$ cat design/flow/config.mk
export PLATFORM = sky130hd
export DESIGN_NAME = pixel_sort_asc
export DESIGN_NICKNAME = pixel_sort_asc
export VERILOG_FILES = /design/flow/design.v
export SDC_FILE = /design/flow/constraint.sdc
export NUM_CORES = 4
export LEC_CHECK = 0
export ABC_AREA = 1
export CAP_MARGIN = 20
export CELL_PAD_IN_SITES_DETAIL_PLACEMENT = 1
export CORE_ASPECT_RATIO = 1.98
export CORE_MARGIN = 2
export CORE_UTILIZATION = 71
export GPL_ROUTABILITY_DRIVEN = 1
export GPL_TIMING_DRIVEN = 1
export MAX_ROUTING_LAYER = met4
export PLACE_DENSITY_LB_ADDON = 0.28
export SETUP_SLACK_MARGIN = 5.0
export SLEW_MARGIN = 20
export TNS_END_PERCENT = 70
$ cat design/flow/constraint.sdc
create_clock -name core_clock -period 32.8 [get_ports {clk}]
set_input_delay 6.5600 -clock core_clock [delete_from_list [all_inputs] [get_ports {clk}]]
set_output_delay 6.5600 -clock core_clock [all_outputs]
set_load 0.01 [all_outputs]
$ cat design/flow/design.v
module pixel_sort_asc (
	 input clk, reset, soft_rst,
	 input enable, 
	 input      [15:0] Pixel_in1, Pixel_in2, Pixel_in3, Pixel_in4 , Pixel_in5 , Pixel_in6, Pixel_in7, Pixel_in8,
	 output reg [15:0] Pixel_out1, Pixel_out2, Pixel_out3, Pixel_out4 , Pixel_out5 , Pixel_out6, Pixel_out7, Pixel_out8,    output reg valid_out
);
integer i, j;
reg [15:0] array [1:8]; 
reg [15:0] temp;
reg [15:0] in1, in2, in3, in4, in5, in6, in7, in8;
always @(posedge clk)
 begin
 if (reset)
     begin
	  in1 <= 0;
	  in2 <= 0; 
	  in3 <= 0; 
	  in4 <=	0;
	  in5 <=	0; 
	  in6 <=	0; 
	  in7 <=	0; 
	  in8 <=	0; 
	  valid_out <= 0; 
		 Pixel_out1 <= 0;
		 Pixel_out2 <= 0;
		 Pixel_out3 <= 0;
		 Pixel_out4 <= 0;
		 Pixel_out5 <= 0;
		 Pixel_out6 <= 0;
		 Pixel_out7 <= 0;
		 Pixel_out8 <= 0; 
	  end 
	  else if(soft_rst)
		 begin 
	    in1 <=  0;
		 in2 <=  0; 
	    in3 <=  0; 
	    in4 <=	0;
	    in5 <=	0; 
	    in6 <=	0; 
	    in7 <=	0; 
	    in8 <=	0; 
	    valid_out <= 0; 
		 Pixel_out1 <= 0;
		 Pixel_out2 <= 0;
		 Pixel_out3 <= 0;
		 Pixel_out4 <= 0;
		 Pixel_out5 <= 0;
		 Pixel_out6 <= 0;
		 Pixel_out7 <= 0;
		 Pixel_out8 <= 0; 
       end
		 else  if(enable)
		 begin
       valid_out <= 1;
		in1<= Pixel_in1;
		in2<= Pixel_in2; 
		in3<= Pixel_in3; 
		in4<= Pixel_in4;  
		in5<=	Pixel_in5; 
		in6<=	Pixel_in6; 
		in7<=	Pixel_in7; 
		in8<=	Pixel_in8; 
		 Pixel_out1 <= array[8];
		 Pixel_out2 <= array[7];
		 Pixel_out3 <= array[6];
		 Pixel_out4 <= array[5];
		 Pixel_out5 <= array[4];
		 Pixel_out6 <= array[3];
		 Pixel_out7 <= array[2];
		 Pixel_out8 <= array[1];
	  	end
		 else begin
		 valid_out <= 0;
		 in1 <=  0;
		 in2 <=  0; 
	    in3 <=  0; 
	    in4 <=	0;
	    in5 <=	0; 
	    in6 <=	0; 
	    in7 <=	0; 
	    in8 <=	0; 
		 Pixel_out1 <= 0;
		 Pixel_out2 <= 0;
		 Pixel_out3 <= 0;
		 Pixel_out4 <= 0;
		 Pixel_out5 <= 0;
		 Pixel_out6 <= 0;
		 Pixel_out7 <= 0;
		 Pixel_out8 <= 0; 
       end	
 end 
 always @(*)
  begin
 if (reset)
     begin
		 array[1] =  0; 
		 array[2] =	 0;
		 array[3] =  0;
		 array[4] =  0;
		 array[5] =  0;
		 array[6] =  0;
		 array[7] =  0;
		 array[8] =  0;
	  end 
	  else if(soft_rst)
		 begin 
	    array[1] =  0; 
		 array[2] =	 0;
		 array[3] =  0;
		 array[4] =  0;
		 array[5] =  0;
		 array[6] =  0;
		 array[7] =  0;
		 array[8] =  0;
	     end
	else  begin
			 array[1] =  Pixel_in1; 
			 array[2] =	 Pixel_in2;
			 array[3] =  Pixel_in3;
			 array[4] =  Pixel_in4;
			 array[5] =  Pixel_in5;
			 array[6] =  Pixel_in6;
			 array[7] =  Pixel_in7;
			 array[8] =  Pixel_in8;
 for ( i= 8; i>0; i=i-1) begin
		for(j=1; j<i; j=j+1) begin 
		 if (array[j] < array[j + 1])
          begin
            temp = array[j];
            array[j] = array[j + 1];
            array[j + 1] = temp;
				end
		   end
		end
	end
 end 
endmodule 
$ cat design/flow/run.sh
#!/bin/bash
# the make line also repeats each setting of config.mk as NAME=value (left out here)
make -C /OpenROAD-flow-scripts/flow DESIGN_CONFIG=/design/flow/config.mk WORK_HOME=/design/flow/orfs CLKGATE_MAP_FILE= finish
==> results.ini, run 1 <==
[outcome]
status=aborted with a tool error
stop_stage=3_5_place_dp
stop_error=[ERROR DPL-0033] detailed placement checks failed during check placement.

[synthesis]
edf_count=0
netlist_area_um2=23100
most_common_cell=nand2_1
syn_inst=3936
ys_seq_frac=0.112
compound_area_frac=0.256
yosys_cells=3936
async_flop_share=0
syn_area_per_cell_um2=5.87
synth_top_cell_by_area=ha_1
ys.flops=129
ys_area_um2=23100
yosysUniqueCellTypes=40
yosys_warnings=2
ys_sh_adder=0.210
synth-simple-area-share=0.319
mux_area_frac=0
ys_sh_xor=0
flop_cell=dfxtp_1
syn_nets=4455
ys_top_cells_by_count=1214 x nand2_1, 739 x o21ai_0, 387 x ha_1
yosys-top-cells-area=ha_1 21%, nand2_1 20%, o21ai_0 16%
netlist_logic_family_top=simple AND/OR/NAND/NOR gates
synth_top_area_share=0.210

[place]
globalplace.congestion=1.26
io_buffers=260

[floorplanning]
die_y_um=258
ios=261
core_um2=32300
dieWidth_um=132
rows=93
chipArea_um2=34100
fp_util=0.714

[stage by stage]
step	hold WS, ns	instances	setup slack (ns)
2_1_floorplan	6.71	3936	5.01
3_3_place_gp	7.18	4530	0.754
==> run 2: changes to the inputs <==
- ABC_AREA: 1 -> 0
- CAP_MARGIN: 20 -> 40
- CELL_PAD_IN_SITES_DETAIL_PLACEMENT: 1 -> unset
- CORE_ASPECT_RATIO: 1.98 -> unset
- CORE_UTILIZATION: 71 -> 47
- CTS_CLUSTER_DIAMETER: unset -> 248
- CTS_CLUSTER_SIZE: unset -> 72
- GPL_ROUTABILITY_DRIVEN: 1 -> unset
- PLACE_DENSITY_LB_ADDON: 0.28 -> 0.18
- SETUP_SLACK_MARGIN: 5.0 -> unset
- SLEW_MARGIN: 20 -> 25
- TNS_END_PERCENT: 70 -> 10
- clock period: 32.8 -> 37.1 ns (I/O delays scaled with it)
==> run 2 against run 1 <==
Against the previous run: the run now finishes clean; die size up 56%; synthesized cell count down 9.3%; synthesized area up 4.7%.
==> results.ini, run 2 <==
[layout]
regArea_um2=2580
logic_area_um2=21100
syn_to_final_growth_pct=34.9
final_core_util=0.639
n_fill_cell=4646
nNetsFinal=4673

[min_path]
holdPathStages=3
hold_class=primary input to flop
min-delay-start=Pixel_in8[12]
holdPathEnd=Pixel_out1[12]$_SDFF_PP0_

[synthesis]
netlist_area_um2=24200
syn_inst=3571
ys.flops=129
yosysUniqueCellTypes=100
ys_top_cells_by_count=455 x nor2_1, 431 x a21oi_1, 387 x ha_1
synth_top_cell_by_area=ha_1
yosys_cells=3571
synth_top_area_share=0.200
async_flop_share=0
most_common_cell=nor2_1
edf_count=0
compound_area_frac=0.313
ys_sh_xor=0
flop_cell=dfxtp_1
synth-simple-area-share=0.211
ys_seq_frac=0.107
netlist_logic_family_top=AND-OR/OR-AND gates
yosys-top-cells-area=ha_1 20%, dfxtp_1 11%, a21oi_1 8.9%
syn_nets=4090
ys_area_um2=24200
mux_area_frac=0.0978
ys_sh_adder=0.202
syn_area_per_cell_um2=6.78
yosys_warnings=2

[cts]
cts.sinks=129
cts_tree=yes
clk_pin_slew_ns=0.06
clockBufferDepth=2
htreeDepth=4
cts_hold_buf=0
numCtsBuffers=17
clockRootBuffer=clkbuf_16

[critical_path]
cp_top_family=AND-OR/OR-AND gates
critical_path.startpoint=Pixel_in1[15]
crit_cells=169
cpMostUsedCell=a21oi_1
crit_fanout=26
critPathBufInv=23
worstSetupEndpoint=Pixel_out7[8]$_SDFF_PP0_
slowest_delay_ns=0.51
critical_path.startpoint_type=primary input
cp.required_ns=37.40
cp_slowest_cell=clkdlybuf4s50_1
end_kind=flop
criticalPathCategory=primary input to flop
crit_arrival_ns=36.08

[routing]
wirelength_um=96000
drc=0
num_vias=28800
wl_per_cell_um=19.8
viasPerCell=5.95
antenna_left=0
first_pass_iters=6
drt_iter0_drc=2825

[job]
warning_count=26
cap_violations=0

[sta]
fin_crit_sh=0.964
fin_worst_hold_slack_ns=7.64
hold_violations=0
max_slew_margin=0.427
min_period_ns=35.78
slew_viol_final=0
finalSetupViolCount=0
clock.fmax_mhz=28.0
worst_pin_slew_ns=0.851

[floorplanning]
die_y_um=231
dieWidth_um=231
chipArea_um2=53300
core_um2=51100
fp_util=0.474
rows=83
ios=261

[place]
globalplace.congestion=1.03
hpwl_um=78200
io_buffers=260

[outcome]
status=timing/DRC/antenna clean

[global_route]
grt_pass1_wl_um=142000
track_usage=0.344
first_global_vias=25400
overflow=0
grt_start_max_net_pins=81
antenna_found_initial=1

## run 2: final cells by class
cell class                      count  area share
Multi-Input combinational cell   3008       0.647
Antenna cell                        1   0.0000767
Clock inverter                     12     0.00341
Clock buffer                       19      0.0139
Timing Repair Buffer              719       0.198
Tap cell                          680      0.0261
Sequential cell                   129      0.0791
Inverter                          279      0.0321
## run 2: stage by stage
| step | std cells | setup TNS, ns | cell area (µm²) | setup WS, ns |
|---|---|---|---|---|
| floorplan | 3571 | 0 | 24300 | 0.00765 |
| detailed placement | 4719 | -34.22 | 30100 | -1.12 |
| CTS | 4754 | 0 | 30700 | 0.0206 |
| global route | 4847 | -12.87 | 32600 | -0.451 |
| finish | 4847 | 0 | 32600 | 1.32 |
| global placement | 4718 | -24.48 | 30100 | -0.787 |
## run 2: layer usage
| metal | wire (µm) | global-route usage |
|---|---|---|
| met4 | 2820 | 0.0913 |
| met2 | 43900 | 0.549 |
| met1 | 41600 | 0.458 |
| met3 | 7730 | 0.0443 |
| met5 | 0 | - |
## run 2: what timing repair did
| item | CTS | global route |
|---|---|---|
| pin swaps | 1 | 56 |
| setup endpoints to repair | 32 | 48 |
| resized | 23 | 304 |
| endpoints found under the hold margin | 0 | 0 |
| buffers inserted | 4 | 76 |
| gates cloned | 0 | 14 |
==> run 3: changes to the inputs <==
- ABC_AREA: 0 -> unset
- CAP_MARGIN: 40 -> 20
- CORE_UTILIZATION: 47 -> 11
- CTS_CLUSTER_DIAMETER: 248 -> unset
- CTS_CLUSTER_SIZE: 72 -> unset
- GPL_TIMING_DRIVEN: 1 -> unset
- MAX_ROUTING_LAYER: met4 -> unset
- PLACE_DENSITY_LB_ADDON: 0.18 -> unset
- SETUP_SLACK_MARGIN: unset -> 1.0
- SLEW_MARGIN: 25 -> 20
- TNS_END_PERCENT: 10 -> unset
- clock period: 37.1 -> 48.3 ns (I/O delays scaled with it)
==> run 3 against run 2 <==
Against the previous run: die size went up to 4.2 times the previous value; hold slack improved by 2.2 ns; still clean; core utilization is 50 points lower; final cell count increased by 37%; synthesized cell count did not move; wire length grew 17%; critical path type unchanged; setup slack gained 3.0 ns; count of clock-buffer cells in the layout increased by 10; design area fell by 4.5%.
==> results.ini, run 3 <==
[synthesis]
compound_area_frac=0.313
ys_area_um2=24200
ys_top_cells_by_count=455 x nor2_1, 431 x a21oi_1, 387 x ha_1
syn_nets=4090
most_common_cell=nor2_1
synth-simple-area-share=0.211
yosys_warnings=2
mux_area_frac=0.0978
yosys_cells=3571
synth_top_area_share=0.200
flop_cell=dfxtp_1
edf_count=0
yosys-top-cells-area=ha_1 20%, dfxtp_1 11%, a21oi_1 8.9%
ys.flops=129
yosysUniqueCellTypes=100
syn_area_per_cell_um2=6.78
ys_sh_adder=0.202
syn_inst=3571
synth_top_cell_by_area=ha_1
netlist_logic_family_top=AND-OR/OR-AND gates
ys_sh_xor=0
netlist_area_um2=24200
ys_seq_frac=0.107
async_flop_share=0

[cts]
htreeDepth=4
cts_hold_buf=0
clk_pin_slew_ns=0.06
numCtsBuffers=25
clockRootBuffer=clkbuf_16
clockBufferDepth=3
cts.sinks=129
cts_tree=yes

[min_path]
holdPathStages=3
holdPathEnd=Pixel_out1[8]$_SDFF_PP0_
hold_class=primary input to flop
min-delay-start=Pixel_in8[8]

[floorplanning]
ios=261
core_um2=219000
dieWidth_um=473
die_y_um=473
rows=172
fp_util=0.110
chipArea_um2=224000

[job]
warning_count=26
cap_violations=0

[sta]
min_period_ns=43.98
finalSetupViolCount=0
fin_worst_hold_slack_ns=9.83
hold_violations=0
setup-tns-final_ns=0
rsz0062_at_grt=false
max_slew_margin=0.326
worst_pin_slew_ns=0.983
clock.fmax_mhz=22.7
slew_viol_final=0
fin_crit_sh=0.911

[place]
io_buffers=260
hpwl_um=98500
dp_cells=6583
globalplace.congestion=0.951

[critical_path]
critical_path.startpoint=Pixel_in2[1]
cpMostUsedCell=a21oi_1
crit_fanout=52
cp.required_ns=48.64
end_kind=flop
cp_top_family=AND-OR/OR-AND gates
worstSetupEndpoint=Pixel_out7[3]$_SDFF_PP0_
slowest_delay_ns=0.55
crit_cells=154
criticalPathCategory=primary input to flop
crit_arrival_ns=44.33
critical_path.startpoint_type=primary input
critPathBufInv=16
cp_slowest_cell=clkdlybuf4s50_1

[routing]
drt_iter0_drc=2838
first_pass_iters=6
wirelength_um=113000
drc=0
viasPerCell=4.00
antenna_left=0
wl_per_cell_um=17.0
num_vias=26600

[layout]
nNetsFinal=4270
syn_to_final_growth_pct=28.8
final_core_util=0.142
instances_no_fill=6638
n_fill_cell=25200

[global_route]
track_usage=0.0963
met3_usage=0.0323
antenna_found_initial=67
overflow=0
grt_pass1_wl_um=161000
grt_use_met2=0.152
grt_start_max_net_pins=81
first_global_vias=23800
grt.busiest_layer=met2
met1_usage=0.127

[outcome]
status=timing/DRC/antenna clean

## run 3: layout make-up
cell class / instances / area, µm² / share of cell area
multi-input combinational: 3005 / 20200 / 0.648
tap: 2871 / 3590 / 0.115
timing repair buffer: 311 / 3010 / 0.0966
antenna: 11 / 27.5 / 0.000883
clock inverter: 3 / 65.1 / 0.00209
clock buffer: 29 / 661 / 0.0212
inverter: 279 / 1050 / 0.0336
sequential: 129 / 2580 / 0.0828
## run 3: per-layer routing
| metal | share of wire | vias up |
|---|---|---|
| met4 | 0.019 | 80 |
| met5 | 0.0045 | - |
| met2 | 0.43 | 969 |
| met3 | 0.096 | 191 |
| met1 | 0.45 | 12000 |
| li1 | - | 13300 |
## run 3: through the flow
step / cell area [µm²] / setup WS (ns)
4_1_cts: 30900 / 2.66
3_3_place_gp: 30200 / 2.37
5_1_grt: 31200 / 1.18
6_report: 31200 / 4.32
2_1_floorplan: 24200 / 6.71
3_5_place_dp: 30200 / 2.22
## run 3: timing repair
| action | CTS | global route |
|---|---|---|
| setup buffers | 0 | 10 |
| resized | 0 | 34 |
| setup endpoints to repair | 0 | 47 |
==> run 4: changes to the inputs <==
- CORE_UTILIZATION: 11 -> 58
- SETUP_SLACK_MARGIN: 1.0 -> -1.88
- clock period: 48.3 -> 26.6 ns (I/O delays scaled with it)
==> run 4 against run 3 <==
Against the previous run: the flow now stops in 4_1_cts; synthesized cell count stayed put; synthesized area stayed put; die size is 81% lower.
==> results.ini, run 4 <==
[floorplanning]
dieWidth_um=208
die_y_um=208
chipArea_um2=43400
core_um2=41000
fp_util=0.590
ios=261
rows=74

[synthesis]
yosys_warnings=2
yosys_cells=3571
ys_seq_frac=0.107
compound_area_frac=0.313
yosys-top-cells-area=ha_1 20%, dfxtp_1 11%, a21oi_1 8.9%
synth_top_cell_by_area=ha_1
mux_area_frac=0.0978
syn_area_per_cell_um2=6.78
netlist_logic_family_top=AND-OR/OR-AND gates
syn_inst=3571
synth-simple-area-share=0.211
flop_cell=dfxtp_1
synth_top_area_share=0.200
syn_nets=4090
ys_sh_xor=0
most_common_cell=nor2_1
async_flop_share=0
yosysUniqueCellTypes=100
netlist_area_um2=24200
ys.flops=129
ys_area_um2=24200
ys_top_cells_by_count=455 x nor2_1, 431 x a21oi_1, 387 x ha_1
ys_sh_adder=0.202
edf_count=0

[place]
globalplace.congestion=1.19
hpwl_um=106000
io_buffers=260
placed_area_um2=38200
dp_cells=5592
place_ws_ns=-8.48

[outcome]
status=aborted with a tool error
stop_error=[ERROR DPL-0033] detailed placement checks failed during check placement.
stop_stage=4_1_cts

-- run 4: per-stage QoR --
step	TNS (ns)	hold slack, ns
after floorplan	-263.30	5.47
after global placement	-296.07	5.99
after detailed placement	-468.71	6.01
==> run 5: changes to the inputs <==
- CELL_PAD_IN_SITES_GLOBAL_PLACEMENT: unset -> 0
- CORE_UTILIZATION: 58 -> 68
- CTS_CLUSTER_SIZE: unset -> 81
- GPL_TIMING_DRIVEN: unset -> 1
- HOLD_SLACK_MARGIN: unset -> -0.1
- SETUP_SLACK_MARGIN: -1.88 -> -0.91
- SLEW_MARGIN: 20 -> 25
- TNS_END_PERCENT: unset -> 15
- clock period: 26.6 -> 36.1 ns (I/O delays scaled with it)
==> run 5 against run 4 <==
Against the previous run: the run fails in 5_1_grt; die size decreased by 14%; synthesized area unchanged; synthesized cell count unchanged.
==> results.ini, run 5 <==
[synthesis]
ys_area_um2=24200
ys_sh_xor=0
yosys_cells=3571
compound_area_frac=0.313
ys.flops=129
async_flop_share=0
yosys-top-cells-area=ha_1 20%, dfxtp_1 11%, a21oi_1 8.9%
flop_cell=dfxtp_1
ys_top_cells_by_count=455 x nor2_1, 431 x a21oi_1, 387 x ha_1
netlist_logic_family_top=AND-OR/OR-AND gates
yosys_warnings=2
ys_seq_frac=0.107
syn_inst=3571
mux_area_frac=0.0978
synth_top_cell_by_area=ha_1
syn_nets=4090
netlist_area_um2=24200
synth-simple-area-share=0.211
syn_area_per_cell_um2=6.78
synth_top_area_share=0.200
edf_count=0
ys_sh_adder=0.202
yosysUniqueCellTypes=100
most_common_cell=nor2_1

[place]
place_ws_ns=-2.09
hpwl_um=75000
globalplace.congestion=1.14
io_buffers=260

[floorplanning]
ios=261
fp_util=0.685
dieWidth_um=193
die_y_um=193
rows=69
chipArea_um2=37100
core_um2=35300

[cts]
cts.sinks=129
numCtsBuffers=17
clockRootBuffer=clkbuf_16
clockBufferDepth=2
htreeDepth=4

[outcome]
stop_stage=5_1_grt
status=aborted with a tool error
stop_error=[ERROR GRT-0232] Routing congestion too high. Check the congestion heatmap in the GUI.

[global_route]
overflow=15
track_usage=0.711

[run 5: repair_timing]
| action | CTS |
|---|---|
| pin swaps | 10 |
| setup buffers | 23 |
| hold buffers | 0 |
| endpoints found under the setup margin | 32 |
| gates resized | 68 |
| gates cloned | 3 |
[run 5: routing by layer]
layer | GRT overflow | global-route usage
met5 | 0 | 0.365
met4 | 6 | 0.619
met3 | 0 | 0.552
met2 | 9 | 0.877
met1 | 0 | 0.736
[run 5: per-stage QoR]
| stage | hold slack, ns | instance area [µm²] | std cells |
|---|---|---|---|
| after detailed placement | 7.89 | 29100 | 4407 |
| after floorplan | 7.37 | 24300 | 3571 |
| after CTS | 7.43 | 30200 | 4463 |
| after global placement | 7.88 | 29100 | 4407 |
==> run 6: changes to the inputs <==
- ABC_AREA: unset -> 1
- CAP_MARGIN: 20 -> 15
- CELL_PAD_IN_SITES_GLOBAL_PLACEMENT: 0 -> unset
- CORE_ASPECT_RATIO: unset -> 0.92
- CORE_UTILIZATION: 68 -> 72
- CTS_CLUSTER_DIAMETER: unset -> 350
- CTS_CLUSTER_SIZE: 81 -> 96
- GPL_TIMING_DRIVEN: 1 -> unset
- HOLD_SLACK_MARGIN: -0.1 -> unset
- PLACE_DENSITY: unset -> 0.36
- SETUP_SLACK_MARGIN: -0.91 -> -1.88
- SLEW_MARGIN: 25 -> 20
- TNS_END_PERCENT: 15 -> 10
- clock period: 36.1 -> 21.7 ns (I/O delays scaled with it)
==> run 6 against run 5 <==
Against the previous run: the run fails in 3_5_place_dp; die size shrank 9.6%; synthesized area decreased by 4.5%; synthesized cell count grew 10%.
==> results.ini, run 6 <==
[outcome]
status=aborted with a tool error
stop_stage=3_5_place_dp
stop_error=[ERROR DPL-0038] Utilization greater than 100%, impossible to legalize

[floorplanning]
ios=261
core_um2=31400
rows=62
fp_util=0.735
die_y_um=176
dieWidth_um=191
chipArea_um2=33500

[synthesis]
edf_count=0
synth_top_area_share=0.210
syn_area_per_cell_um2=5.87
yosysUniqueCellTypes=40
async_flop_share=0
ys_sh_xor=0
syn_inst=3936
compound_area_frac=0.256
synth_top_cell_by_area=ha_1
ys_sh_adder=0.210
syn_nets=4455
ys_seq_frac=0.112
synth-simple-area-share=0.319
netlist_logic_family_top=simple AND/OR/NAND/NOR gates
yosys-top-cells-area=ha_1 21%, nand2_1 20%, o21ai_0 16%
yosys_cells=3936
most_common_cell=nand2_1
ys_area_um2=23100
mux_area_frac=0
netlist_area_um2=23100
ys.flops=129
yosys_warnings=2
flop_cell=dfxtp_1
ys_top_cells_by_count=1214 x nand2_1, 739 x o21ai_0, 387 x ha_1

[place]
globalplace.congestion=1.08
io_buffers=260

==> run 6: metrics by stage <==
| step | setup WS, ns | hold WS [ns] | setup TNS, ns | instance area (µm²) |
|---|---|---|---|---|
| 3_3_place_gp | -2.41 | 4.95 | -95.39 | 34700 |
| 2_1_floorplan | -2.26 | 4.49 | -89.20 | 24400 |
==> run 7: changes to the inputs <==
- ABC_AREA: 1 -> unset
- CAP_MARGIN: 15 -> 20
- CORE_ASPECT_RATIO: 0.92 -> unset
- CORE_UTILIZATION: 72 -> 58
- CTS_CLUSTER_DIAMETER: 350 -> unset
- CTS_CLUSTER_SIZE: 96 -> unset
- HOLD_SLACK_MARGIN: unset -> -0.09
- PLACE_DENSITY: 0.36 -> unset
- SETUP_SLACK_MARGIN: -1.88 -> -2.0
- TNS_END_PERCENT: 10 -> 5
- clock period: 21.7 -> 33.4 ns (I/O delays scaled with it)
==> run 7 against run 6 <==
Against the previous run: the flow stops in 5_1_grt; synthesized cell count decreased by 9.3%; synthesized area rose by 4.7%; die size up 29%.
==> results.ini, run 7 <==
[floorplanning]
ios=261
core_um2=41000
fp_util=0.590
die_y_um=208
rows=74
dieWidth_um=208
chipArea_um2=43400

[global_route]
track_usage=0.617
overflow=3

[synthesis]
syn_nets=4090
synth-simple-area-share=0.211
flop_cell=dfxtp_1
edf_count=0
compound_area_frac=0.313
ys_sh_xor=0
ys_seq_frac=0.107
yosys_warnings=2
ys.flops=129
ys_area_um2=24200
yosysUniqueCellTypes=100
yosys-top-cells-area=ha_1 20%, dfxtp_1 11%, a21oi_1 8.9%
syn_area_per_cell_um2=6.78
most_common_cell=nor2_1
async_flop_share=0
netlist_area_um2=24200
yosys_cells=3571
mux_area_frac=0.0978
ys_top_cells_by_count=455 x nor2_1, 431 x a21oi_1, 387 x ha_1
synth_top_area_share=0.200
synth_top_cell_by_area=ha_1
syn_inst=3571
netlist_logic_family_top=AND-OR/OR-AND gates
ys_sh_adder=0.202

[outcome]
stop_error=[ERROR GRT-0232] Routing congestion too high. Check the congestion heatmap in the GUI.
stop_stage=5_1_grt
status=aborted with a tool error

[place]
io_buffers=260
globalplace.congestion=1.17
hpwl_um=90800
placed_area_um2=35800

[cts]
cts.sinks=129
numCtsBuffers=17
cts_hold_buf=0
htreeDepth=4
clockRootBuffer=clkbuf_16
clockBufferDepth=2

==> run 7: per-layer routing <==
layer / track usage / GRT overflow
met4: 0.498 / 3
met5: 0.168 / 0
met1: 0.634 / 0
met2: 0.875 / 0
met3: 0.388 / 0
==> run 7: repair_timing <==
| item | CTS |
|---|---|
| setup endpoints to repair | 35 |
| setup buffers | 26 |
| gates resized | 83 |
| pin swaps | 9 |
| cloned | 1 |
==> run 7: metrics by stage <==
step | utilization | std cells | setup WS [ns]
after floorplan | - | 3571 | -1.99
after global placement | 0.873 | 5348 | -1.82
after detailed placement | 0.873 | 5348 | -3.77
after CTS | 0.900 | 5402 | -2.40
==> run 8: changes to the inputs <==
- ABC_AREA: unset -> 1
- CAP_MARGIN: 20 -> 30
- CELL_PAD_IN_SITES_DETAIL_PLACEMENT: unset -> 1
- CELL_PAD_IN_SITES_GLOBAL_PLACEMENT: unset -> 0
- CORE_MARGIN: 2 -> 9
- CORE_UTILIZATION: 58 -> 43
- CTS_CLUSTER_DIAMETER: unset -> 72
- GPL_ROUTABILITY_DRIVEN: unset -> 0
- GPL_TIMING_DRIVEN: unset -> 1
- HOLD_SLACK_MARGIN: -0.09 -> unset
- MAX_ROUTING_LAYER: unset -> met4
- MIN_ROUTING_LAYER: unset -> met2
- SETUP_SLACK_MARGIN: -2.0 -> -0.91
- SLEW_MARGIN: 20 -> 30
- TNS_END_PERCENT: 5 -> 85
- clock period: 33.4 -> 36.9 ns (I/O delays scaled with it)
==> run 8 against run 7 <==
Against the previous run: now clean on timing, DRC and antenna; die size up 44%; synthesized area down 4.5%; synthesized cell count increased by 10%.
==> results.ini, run 8 <==
[floorplanning]
chipArea_um2=62400
fp_util=0.437
dieWidth_um=250
die_y_um=250
core_um2=52900
ios=261
rows=84

[routing]
drc=0
viasPerCell=8.00
drt_iter0_drc=8596
wl_per_cell_um=19.8
antenna_left=0
first_pass_iters=20
wirelength_um=95500
num_vias=38600

[synthesis]
mux_area_frac=0
yosys_warnings=2
ys.flops=129
flop_cell=dfxtp_1
yosys_cells=3936
async_flop_share=0
ys_sh_xor=0
ys_sh_adder=0.210
ys_area_um2=23100
edf_count=0
ys_seq_frac=0.112
netlist_logic_family_top=simple AND/OR/NAND/NOR gates
ys_top_cells_by_count=1214 x nand2_1, 739 x o21ai_0, 387 x ha_1
syn_nets=4455
syn_area_per_cell_um2=5.87
syn_inst=3936
synth-simple-area-share=0.319
compound_area_frac=0.256
synth_top_cell_by_area=ha_1
yosysUniqueCellTypes=40
most_common_cell=nand2_1
synth_top_area_share=0.210
netlist_area_um2=23100
yosys-top-cells-area=ha_1 21%, nand2_1 20%, o21ai_0 16%

[critical_path]
cp_slowest_cell=a2111oi_2
critical_path.startpoint=Pixel_in2[11]
criticalPathCategory=primary input to flop
crit_fanout=63
crit_cells=119
critPathBufInv=26
cp.required_ns=37.31
slowest_delay_ns=0.88
crit_arrival_ns=36.07
critical_path.startpoint_type=primary input
worstSetupEndpoint=Pixel_out8[11]$_SDFF_PP0_
cp_top_family=AND-OR/OR-AND gates
end_kind=flop

[cts]
clk_pin_slew_ns=0.07
numCtsBuffers=17
htreeDepth=4
cts_tree=yes
cts_hold_buf=0
cts.sinks=129
post_cts_buffers=0
clockRootBuffer=clkbuf_16
clockBufferDepth=2

[global_route]
grt.busiest_layer=met3
overflow=0
track_usage=0.474
grt_use_met2=0.542
grt_pass1_wl_um=148000
grt_start_max_net_pins=82
met3_usage=0.583
antenna_found_initial=0
first_global_vias=40400
met1_usage=0

[sta]
setup-tns-final_ns=0
fin_crit_sh=0.966
worst_pin_slew_ns=1.04
min_period_ns=35.66
max_slew_margin=0.306
hold_violations=0
clock.fmax_mhz=28.0
finalSetupViolCount=0
slew_viol_final=0

[layout]
instances_no_fill=4822
nNetsFinal=4639
design_area_um2=26900
final_core_util=0.509
syn_to_final_growth_pct=16.6

[min_path]
holdPathStages=3
min-delay-start=Pixel_in8[12]
holdPathEnd=Pixel_out1[12]$_SDFF_PP0_
hold_class=primary input to flop

[job]
warning_count=26
cap_violations=0

[place]
dp_cells=4789
io_buffers=260
placed_area_um2=26300
hpwl_um=77200

[outcome]
status=timing/DRC/antenna clean

## run 8: timing repair
item                                   4_1_cts  5_1_grt
setup endpoints to repair                    0       32
endpoints found under the hold margin        0        0
gates resized                                0       10
## run 8: area by class of cell
| class | count | area (µm²) |
|---|---|---|
| antenna | 1 | 2.50 |
| clock buffer | 17 | 425 |
| clock inverter | 15 | 135 |
| fill | 7523 | 25900 |
| inverter | 405 | 1540 |
| multi-input combinational | 3222 | 18100 |
| sequential | 129 | 2580 |
| tap | 688 | 861 |
| timing repair buffer | 345 | 3270 |
## run 8: metal layers
layer  vias up  wire length (µm)
met3      1538             37100
li1      13500                 -
met2     10000             45100
met5         -                 0
met1     13500                 0
met4         0             13300
## run 8: through the flow
stage               hold WS (ns)  setup slack (ns)
floorplan                   7.53              3.35
global placement            8.02              1.95
detailed placement          8.02              1.48
CTS                         7.51              1.82
global route                7.54            -0.838
finish                      7.53              1.24
==> run 9: changes to the inputs <==
- ABC_AREA: 1 -> 0
- CAP_MARGIN: 30 -> 20
- CELL_PAD_IN_SITES_GLOBAL_PLACEMENT: 0 -> 2
- CORE_MARGIN: 9 -> 2
- CORE_UTILIZATION: 43 -> 27
- CTS_CLUSTER_DIAMETER: 72 -> unset
- HOLD_SLACK_MARGIN: unset -> 0.16
- MAX_ROUTING_LAYER: met4 -> unset
- PLACE_DENSITY_LB_ADDON: unset -> 0.08
- SETUP_SLACK_MARGIN: -0.91 -> unset
- SLEW_MARGIN: 30 -> 20
- TNS_END_PERCENT: 85 -> 50
- clock period: 36.9 -> 21.9 ns (I/O delays scaled with it)
==> run 9 against run 8 <==
Against the previous run: now fails the layout checks on setup timing; sequential share of layout area decreased by 4.0 points; count of clock-buffer cells in the layout rose by 1; highest routed layer is now met5; design area up 72%; first-iteration DRC count is 20% higher; non-clock buffer count increased by 1720; synthesized area increased by 4.7%; die size rose by 47%; final cell count up 39%; wire length grew 62%; critical path type unchanged; global-route usage is 1.1 points higher.
==> results.ini, run 9 <==
[outcome]
status=complete, but fails checks
check.faults=setup timing

[routing]
first_pass_iters=43
drc=0
viasPerCell=7.55
num_vias=50500
antenna_left=0
wirelength_um=154000
wl_per_cell_um=23.1
drt_iter0_drc=10300

[cts]
cts_hold_buf=0
clockRootBuffer=clkbuf_16
clockBufferDepth=2
cts_tree=yes
numCtsBuffers=17
cts.sinks=129
htreeDepth=4
clk_pin_slew_ns=0.07

[critical_path]
criticalPathCategory=primary input to flop
crit_fanout=22
cp_top_family=AND-OR/OR-AND gates
end_kind=flop
crit_arrival_ns=33.62
crit_cells=174
critical_path.startpoint=Pixel_in2[1]
cp.required_ns=22.23
critical_path.startpoint_type=primary input
slowest_delay_ns=0.53
worstSetupEndpoint=Pixel_out7[7]$_SDFF_PP0_
cpMostUsedCell=buf_4
critPathBufInv=50
cp_slowest_cell=o311ai_4

[synthesis]
yosys_cells=3571
yosys-top-cells-area=ha_1 20%, dfxtp_1 11%, a21oi_1 8.9%
synth-simple-area-share=0.211
compound_area_frac=0.313
netlist_logic_family_top=AND-OR/OR-AND gates
edf_count=0
ys_sh_adder=0.202
ys_area_um2=24200
synth_top_cell_by_area=ha_1
ys_top_cells_by_count=455 x nor2_1, 431 x a21oi_1, 387 x ha_1
async_flop_share=0
netlist_area_um2=24200
most_common_cell=nor2_1
ys.flops=129
yosys_warnings=2
syn_area_per_cell_um2=6.78
ys_sh_xor=0
ys_seq_frac=0.107
syn_nets=4090
mux_area_frac=0.0978
flop_cell=dfxtp_1
synth_top_area_share=0.200
yosysUniqueCellTypes=100
syn_inst=3571

[floorplanning]
core_um2=88600
rows=109
chipArea_um2=92000
ios=261
dieWidth_um=303
fp_util=0.273
die_y_um=303

[job]
warning_count=32
cap_violations=0

[min_path]
holdPathStages=3
holdPathEnd=Pixel_out1[5]$_SDFF_PP0_
hold_class=primary input to flop
min-delay-start=Pixel_in8[5]

[sta]
fin_crit_sh=1.52
finalSetupViolCount=112
fin_ws_ns=-11.39
clock.fmax_mhz=30.0
max_slew_margin=0.243
worst_pin_slew_ns=1.13
min_period_ns=33.29
slew_viol_final=0
rsz0062_at_grt=true
hold_violations=0

[place]
hpwl_um=117000
dp_cells=6390
io_buffers=260
place_ws_ns=-12.78

[layout]
nNetsFinal=6023
instances_no_fill=6689
syn_to_final_growth_pct=91.2

[global_route]
antenna_found_initial=1
track_usage=0.484
grt_start_max_net_pins=101
overflow=0
first_global_vias=57200
grt_pass1_wl_um=228000

run 9: area by class of cell:
| type | instances | area, µm² |
|---|---|---|
| antenna | 8 | 20.0 |
| clock buffer | 18 | 439 |
| clock inverter | 13 | 115 |
| fill | 10800 | 42400 |
| inverter | 279 | 1070 |
| multi-input combinational | 3012 | 23700 |
| sequential | 129 | 2580 |
| tap | 1165 | 1460 |
| timing repair buffer | 2065 | 16900 |
run 9: timing repair:
| item | 4_1_cts | 5_1_grt |
|---|---|---|
| buffers inserted | 198 | 45 |
| hold endpoints to repair | 0 | 0 |
| endpoints found under the setup margin | 112 | 112 |
| pin swaps | 172 | 106 |
| gates cloned | 19 | 2 |
| gates resized | 641 | 215 |
run 9: stage by stage:
step	instance area [µm²]	setup TNS (ns)	utilization	hold slack, ns
after floorplan	25400	-596.83	-	4.53
after global placement	40200	-780.74	0.453	5.05
after detailed placement	40200	-915.83	0.453	5.06
after CTS	45000	-608.73	0.508	4.58
after global routing	46300	-842.02	0.522	4.63
final	46300	-761.55	0.522	4.59
run 9: layer usage:
layer,vias up,GRT usage,share of wire
met1,16800,-,0
met5,-,0.236,0.016
met3,2324,0.608,0.38
li1,16800,-,-
met2,14500,0.595,0.48
met4,90,0.100,0.12
==> run 10: changes to the inputs <==
- ABC_AREA: 0 -> unset
- CELL_PAD_IN_SITES_DETAIL_PLACEMENT: 1 -> unset
- CELL_PAD_IN_SITES_GLOBAL_PLACEMENT: 2 -> unset
- CORE_UTILIZATION: 27 -> 40
- GPL_ROUTABILITY_DRIVEN: 0 -> unset
- GPL_TIMING_DRIVEN: 1 -> unset
- HOLD_SLACK_MARGIN: 0.16 -> unset
- MIN_ROUTING_LAYER: met2 -> unset
- PLACE_DENSITY_LB_ADDON: 0.08 -> unset
- SETUP_SLACK_MARGIN: unset -> 1.0
- TNS_END_PERCENT: 50 -> unset
- clock period: 21.9 -> 38.0 ns (I/O delays scaled with it)
==> run 10 against run 9 <==
Against the previous run: critical path depth shrank 21; core utilization rose by 3.9 points; via count is 43% lower; critical endpoint is now Pixel_out8[9]$_SDFF_PP0_; hold slack better by 3.2 ns; non-clock buffer count fell by 1386; highest routed layer is now met4; now clean on timing, DRC and antenna; design area is 27% lower; count of clock-buffer cells in the layout grew 3; global-route usage down 19 points; first-iteration DRC count fell by 74%.
==> results.ini, run 10 <==
[outcome]
status=timing/DRC/antenna clean

[cts]
clockRootBuffer=clkbuf_16
clockBufferDepth=2
clk_pin_slew_ns=0.06
cts_tree=yes
htreeDepth=4
numCtsBuffers=17
cts.sinks=129

[synthesis]
netlist_area_um2=24200
mux_area_frac=0.0978
syn_inst=3571
compound_area_frac=0.313
ys_top_cells_by_count=455 x nor2_1, 431 x a21oi_1, 387 x ha_1
yosys_cells=3571
syn_nets=4090
ys_area_um2=24200
async_flop_share=0
yosysUniqueCellTypes=100
most_common_cell=nor2_1
flop_cell=dfxtp_1
ys.flops=129
synth_top_cell_by_area=ha_1
yosys-top-cells-area=ha_1 20%, dfxtp_1 11%, a21oi_1 8.9%
ys_sh_xor=0
ys_sh_adder=0.202
netlist_logic_family_top=AND-OR/OR-AND gates
syn_area_per_cell_um2=6.78
edf_count=0
synth-simple-area-share=0.211
synth_top_area_share=0.200
yosys_warnings=2
ys_seq_frac=0.107

[sta]
worst_pin_slew_ns=1.04
setup-tns-final_ns=0
clock.fmax_mhz=27.8
fin_crit_sh=0.946
finalSetupViolCount=0
hold_violations=0
max_slew_margin=0.286
rsz0062_at_grt=false
slew_viol_final=0
min_period_ns=35.93

[min_path]
min-delay-start=Pixel_in8[12]
holdPathStages=3
holdPathEnd=Pixel_out1[12]$_SDFF_PP0_
hold_class=primary input to flop

[floorplanning]
fp_util=0.402
dieWidth_um=250
die_y_um=250
chipArea_um2=62500
rows=90
core_um2=60100
ios=261

[critical_path]
cp_slowest_cell=clkdlybuf4s50_1
critical_path.startpoint_type=primary input
crit_fanout=16
crit_arrival_ns=36.26
crit_cells=153
worstSetupEndpoint=Pixel_out8[9]$_SDFF_PP0_
criticalPathCategory=primary input to flop
critPathBufInv=29
end_kind=flop
slowest_delay_ns=0.50
cp.required_ns=38.33
critical_path.startpoint=Pixel_in2[1]
cp_top_family=AND-OR/OR-AND gates

[routing]
antenna_left=0
wl_per_cell_um=20.4
drc=0
drt_iter0_drc=2654
antenna_cells=0
wirelength_um=100000
viasPerCell=5.82
num_vias=28600
first_pass_iters=6

[job]
cap_violations=0
warning_count=26

[global_route]
grt_start_max_net_pins=72
track_usage=0.293
grt_pass1_wl_um=145000
first_global_vias=25100
overflow=0
antenna_found_initial=0

[layout]
nNetsFinal=4634
final_core_util=0.561
n_fill_cell=5754
syn_to_final_growth_pct=39.5
instances_no_fill=4910

[place]
globalplace.congestion=0.973
io_buffers=260
hpwl_um=80600
dp_cells=4701

-- run 10: routing by layer --
metal / part of all wire / up-vias / global-route usage / routed length [µm]
met5: 0 / - / 0 / 0
met4: 0.027 / 0 / 0.0765 / 2740
met3: 0.069 / 169 / 0.0331 / 6880
met2: 0.46 / 1145 / 0.482 / 45700
met1: 0.45 / 13200 / 0.406 / 44800
li1: - / 14100 / - / -
-- run 10: area by class of cell --
cell class | count | area (µm²) | share of cell area
Clock buffer | 21 | 460 | 0.0136
Clock inverter | 11 | 129 | 0.00382
Inverter | 279 | 1050 | 0.0311
Multi-Input combinational cell | 3009 | 22300 | 0.659
Sequential cell | 129 | 2580 | 0.0765
Tap cell | 782 | 978 | 0.0290
Timing Repair Buffer | 679 | 6310 | 0.187
-- run 10: timing repair --
action / CTS / global route
hold endpoints to repair: 0 / 0
resized: 94 / 532
hold buffers: 0 / 0
cloned: 1 / 27
pin swaps: 8 / 100
endpoints found under the setup margin: 32 / 48
buffers inserted: 14 / 135
-- run 10: stage by stage --
stage	hold slack, ns	worst slack, ns	area (µm²)
finish	7.82	2.07	33800
global route	7.84	0.605	33800
CTS	7.81	1.03	30400
detailed placement	8.26	-0.835	29300
global placement	8.26	-0.344	29300
floorplan	7.75	1.01	24400
==> run 11: changes to the inputs <==
- CELL_PAD_IN_SITES_DETAIL_PLACEMENT: unset -> 2
- CELL_PAD_IN_SITES_GLOBAL_PLACEMENT: unset -> 1
- CORE_ASPECT_RATIO: unset -> 0.78
- CORE_MARGIN: 2 -> 4
- MIN_ROUTING_LAYER: unset -> met2
- PLACE_DENSITY_LB_ADDON: unset -> 0.11
- SLEW_MARGIN: 20 -> 40
==> run 11 against run 10 <==
Against the previous run: synthesized area stayed put; the flow now stops in 3_5_place_dp; synthesized cell count stayed put; die size is 3.3% higher.
==> results.ini, run 11 <==
[outcome]
stop_error=[ERROR DPL-0033] detailed placement checks failed during check placement.
status=aborted with a tool error
stop_stage=3_5_place_dp

[synthesis]
synth-simple-area-share=0.211
ys.flops=129
compound_area_frac=0.313
syn_inst=3571
synth_top_area_share=0.200
edf_count=0
ys_sh_adder=0.202
synth_top_cell_by_area=ha_1
yosys-top-cells-area=ha_1 20%, dfxtp_1 11%, a21oi_1 8.9%
async_flop_share=0
mux_area_frac=0.0978
netlist_area_um2=24200
yosysUniqueCellTypes=100
most_common_cell=nor2_1
flop_cell=dfxtp_1
yosys_warnings=2
yosys_cells=3571
ys_sh_xor=0
ys_top_cells_by_count=455 x nor2_1, 431 x a21oi_1, 387 x ha_1
syn_area_per_cell_um2=6.78
syn_nets=4090
netlist_logic_family_top=AND-OR/OR-AND gates
ys_area_um2=24200
ys_seq_frac=0.107

[place]
io_buffers=260
globalplace.congestion=1.18

[floorplanning]
ios=261
core_um2=59800
dieWidth_um=286
chipArea_um2=64500
fp_util=0.405
rows=79
die_y_um=225

==> run 11: stage by stage <==
step	hold slack, ns	TNS (ns)	instances	cell area, µm²
after global placement	8.27	-10.69	5012	31500
after floorplan	7.75	0	3571	24400
==> run 12: changes to the inputs <==
- CELL_PAD_IN_SITES_GLOBAL_PLACEMENT: 1 -> unset
- CORE_ASPECT_RATIO: 0.78 -> unset
- CORE_MARGIN: 4 -> 10
- CORE_UTILIZATION: 40 -> 53
- GPL_ROUTABILITY_DRIVEN: unset -> 0
- GPL_TIMING_DRIVEN: unset -> 0
- MIN_ROUTING_LAYER: met2 -> met1
- PLACE_DENSITY: unset -> 0.64
- PLACE_DENSITY_LB_ADDON: 0.11 -> unset
- SETUP_SLACK_MARGIN: 1.0 -> 4.76
- SLEW_MARGIN: 40 -> 20
- clock period: 38.0 -> 38.6 ns (I/O delays scaled with it)
==> run 12 against run 11 <==
Against the previous run: the run again fails in 3_5_place_dp; synthesized cell count unchanged; die size down 15%; synthesized area unchanged.
==> results.ini, run 12 <==
[synthesis]
synth_top_area_share=0.200
syn_nets=4090
synth_top_cell_by_area=ha_1
syn_area_per_cell_um2=6.78
edf_count=0
ys_seq_frac=0.107
syn_inst=3571
yosys-top-cells-area=ha_1 20%, dfxtp_1 11%, a21oi_1 8.9%
flop_cell=dfxtp_1
compound_area_frac=0.313
mux_area_frac=0.0978
netlist_area_um2=24200
synth-simple-area-share=0.211
ys_top_cells_by_count=455 x nor2_1, 431 x a21oi_1, 387 x ha_1
yosys_warnings=2
yosysUniqueCellTypes=100
ys_sh_adder=0.202
async_flop_share=0
ys_area_um2=24200
ys_sh_xor=0
yosys_cells=3571
ys.flops=129
netlist_logic_family_top=AND-OR/OR-AND gates
most_common_cell=nor2_1

[outcome]
stop_stage=3_5_place_dp
stop_error=[ERROR DPL-0033] detailed placement checks failed during check placement.
status=aborted with a tool error

[floorplanning]
rows=78
fp_util=0.534
die_y_um=234
ios=261
chipArea_um2=54600
core_um2=45300
dieWidth_um=234

[place]
io_buffers=260

==> run 12: per-stage QoR <==
stage             hold slack (ns)  setup slack (ns)  std cells
global placement             8.41             -1.95       4431
floorplan                    7.87              4.17       3571
==> run 13: changes to the inputs <==
- CELL_PAD_IN_SITES_DETAIL_PLACEMENT: 2 -> unset
- CELL_PAD_IN_SITES_GLOBAL_PLACEMENT: unset -> 1
- CORE_MARGIN: 10 -> 2
- CORE_UTILIZATION: 53 -> 58
- GPL_ROUTABILITY_DRIVEN: 0 -> unset
- GPL_TIMING_DRIVEN: 0 -> 1
- MIN_ROUTING_LAYER: met1 -> unset
- PLACE_DENSITY: 0.64 -> unset
- SETUP_SLACK_MARGIN: 4.76 -> -0.91
- SLEW_MARGIN: 20 -> 25
- TNS_END_PERCENT: unset -> 15
- clock period: 38.6 -> 28.4 ns (I/O delays scaled with it)
==> run 13 against run 12 <==
Against the previous run: the run fails in 3_3_place_gp; synthesized area unchanged; synthesized cell count is the same; die size down 21%.
==> results.ini, run 13 <==
[synthesis]
yosys_warnings=2
yosysUniqueCellTypes=100
ys_seq_frac=0.107
synth-simple-area-share=0.211
ys_sh_adder=0.202
ys_area_um2=24200
ys_sh_xor=0
syn_inst=3571
synth_top_cell_by_area=ha_1
netlist_area_um2=24200
most_common_cell=nor2_1
ys.flops=129
ys_top_cells_by_count=455 x nor2_1, 431 x a21oi_1, 387 x ha_1
mux_area_frac=0.0978
async_flop_share=0
synth_top_area_share=0.200
yosys_cells=3571
flop_cell=dfxtp_1
yosys-top-cells-area=ha_1 20%, dfxtp_1 11%, a21oi_1 8.9%
compound_area_frac=0.313
edf_count=0
netlist_logic_family_top=AND-OR/OR-AND gates
syn_nets=4090
syn_area_per_cell_um2=6.78

[outcome]
stop_error=[ERROR GPL-0301] Utilization 100.485 % exceeds 100%.
stop_stage=3_3_place_gp
status=aborted with a tool error

[floorplanning]
rows=74
core_um2=41000
chipArea_um2=43400
dieWidth_um=208
fp_util=0.590
ios=261
die_y_um=208

==> run 14: changes to the inputs <==
- CELL_PAD_IN_SITES_GLOBAL_PLACEMENT: 1 -> unset
- CTS_CLUSTER_DIAMETER: unset -> 38
- GPL_TIMING_DRIVEN: 1 -> unset
- HOLD_SLACK_MARGIN: unset -> -0.09
- SETUP_SLACK_MARGIN: -0.91 -> -2.0
- SLEW_MARGIN: 25 -> 20
- TNS_END_PERCENT: 15 -> 5
- clock period: 28.4 -> 29.4 ns (I/O delays scaled with it)
==> run 14 against run 13 <==
Against the previous run: the run fails in 4_1_cts; synthesized area unchanged; synthesized cell count unchanged; die size unchanged.
==> results.ini, run 14 <==
[outcome]
status=aborted with a tool error
stop_stage=4_1_cts
stop_error=[ERROR DPL-0038] Utilization greater than 100%, impossible to legalize

[synthesis]
ys_sh_xor=0
ys_seq_frac=0.107
synth_top_area_share=0.200
async_flop_share=0
mux_area_frac=0.0978
flop_cell=dfxtp_1
syn_inst=3571
yosys_warnings=2
ys_area_um2=24200
compound_area_frac=0.313
synth_top_cell_by_area=ha_1
yosys_cells=3571
ys_sh_adder=0.202
synth-simple-area-share=0.211
yosys-top-cells-area=ha_1 20%, dfxtp_1 11%, a21oi_1 8.9%
netlist_logic_family_top=AND-OR/OR-AND gates
edf_count=0
yosysUniqueCellTypes=100
ys.flops=129
ys_top_cells_by_count=455 x nor2_1, 431 x a21oi_1, 387 x ha_1
syn_nets=4090
most_common_cell=nor2_1
syn_area_per_cell_um2=6.78
netlist_area_um2=24200

[place]
io_buffers=260
globalplace.congestion=1.23
place_ws_ns=-6.82
hpwl_um=104000
dp_cells=5571

[floorplanning]
chipArea_um2=43400
ios=261
dieWidth_um=208
core_um2=41000
fp_util=0.590
die_y_um=208
rows=74

run 14: per-stage QoR:
stage	area, µm²	util	hold WS (ns)	setup TNS, ns
2_1_floorplan	25300	-	6.03	-124.33
3_3_place_gp	38000	0.927	6.54	-169.52
3_5_place_dp	38000	0.927	6.56	-329.01
==> run 15: changes to the inputs <==
- ABC_AREA: unset -> 0
- CELL_PAD_IN_SITES_DETAIL_PLACEMENT: unset -> 0
- CELL_PAD_IN_SITES_GLOBAL_PLACEMENT: unset -> 2
- CORE_ASPECT_RATIO: unset -> 1.4
- CORE_UTILIZATION: 58 -> 70
- CTS_CLUSTER_DIAMETER: 38 -> 75
- GPL_ROUTABILITY_DRIVEN: unset -> 0
- HOLD_SLACK_MARGIN: -0.09 -> unset
- MAX_ROUTING_LAYER: unset -> met4
- PLACE_DENSITY_LB_ADDON: unset -> 0.06
- SETUP_SLACK_MARGIN: -2.0 -> unset
- TNS_END_PERCENT: 5 -> unset
- clock period: 29.4 -> 41.6 ns (I/O delays scaled with it)
==> run 15 against run 14 <==
Against the previous run: the flow stops in 3_1_place_gp_skip_io; die size is 17% lower; synthesized cell count stayed put; synthesized area did not move.
==> results.ini, run 15 <==
[outcome]
status=aborted with a tool error
stop_stage=3_1_place_gp_skip_io
stop_error=[ERROR FLW-0024] Place density exceeds 1.0 (current PLACE_DENSITY_LB_ADDON =  0.06). Please check if the value of  PLACE_DENSITY_LB_ADDON is between 0 and 0.99.

[synthesis]
flop_cell=dfxtp_1
syn_nets=4090
most_common_cell=nor2_1
synth_top_cell_by_area=ha_1
netlist_area_um2=24200
yosysUniqueCellTypes=100
synth-simple-area-share=0.211
ys_seq_frac=0.107
ys_top_cells_by_count=455 x nor2_1, 431 x a21oi_1, 387 x ha_1
compound_area_frac=0.313
yosys_warnings=2
yosys-top-cells-area=ha_1 20%, dfxtp_1 11%, a21oi_1 8.9%
ys_sh_xor=0
yosys_cells=3571
ys_area_um2=24200
netlist_logic_family_top=AND-OR/OR-AND gates
mux_area_frac=0.0978
ys_sh_adder=0.202
syn_inst=3571
ys.flops=129
edf_count=0
synth_top_area_share=0.200
syn_area_per_cell_um2=6.78
async_flop_share=0

[floorplanning]
chipArea_um2=36100
dieWidth_um=161
rows=80
die_y_um=224
core_um2=34000
fp_util=0.711

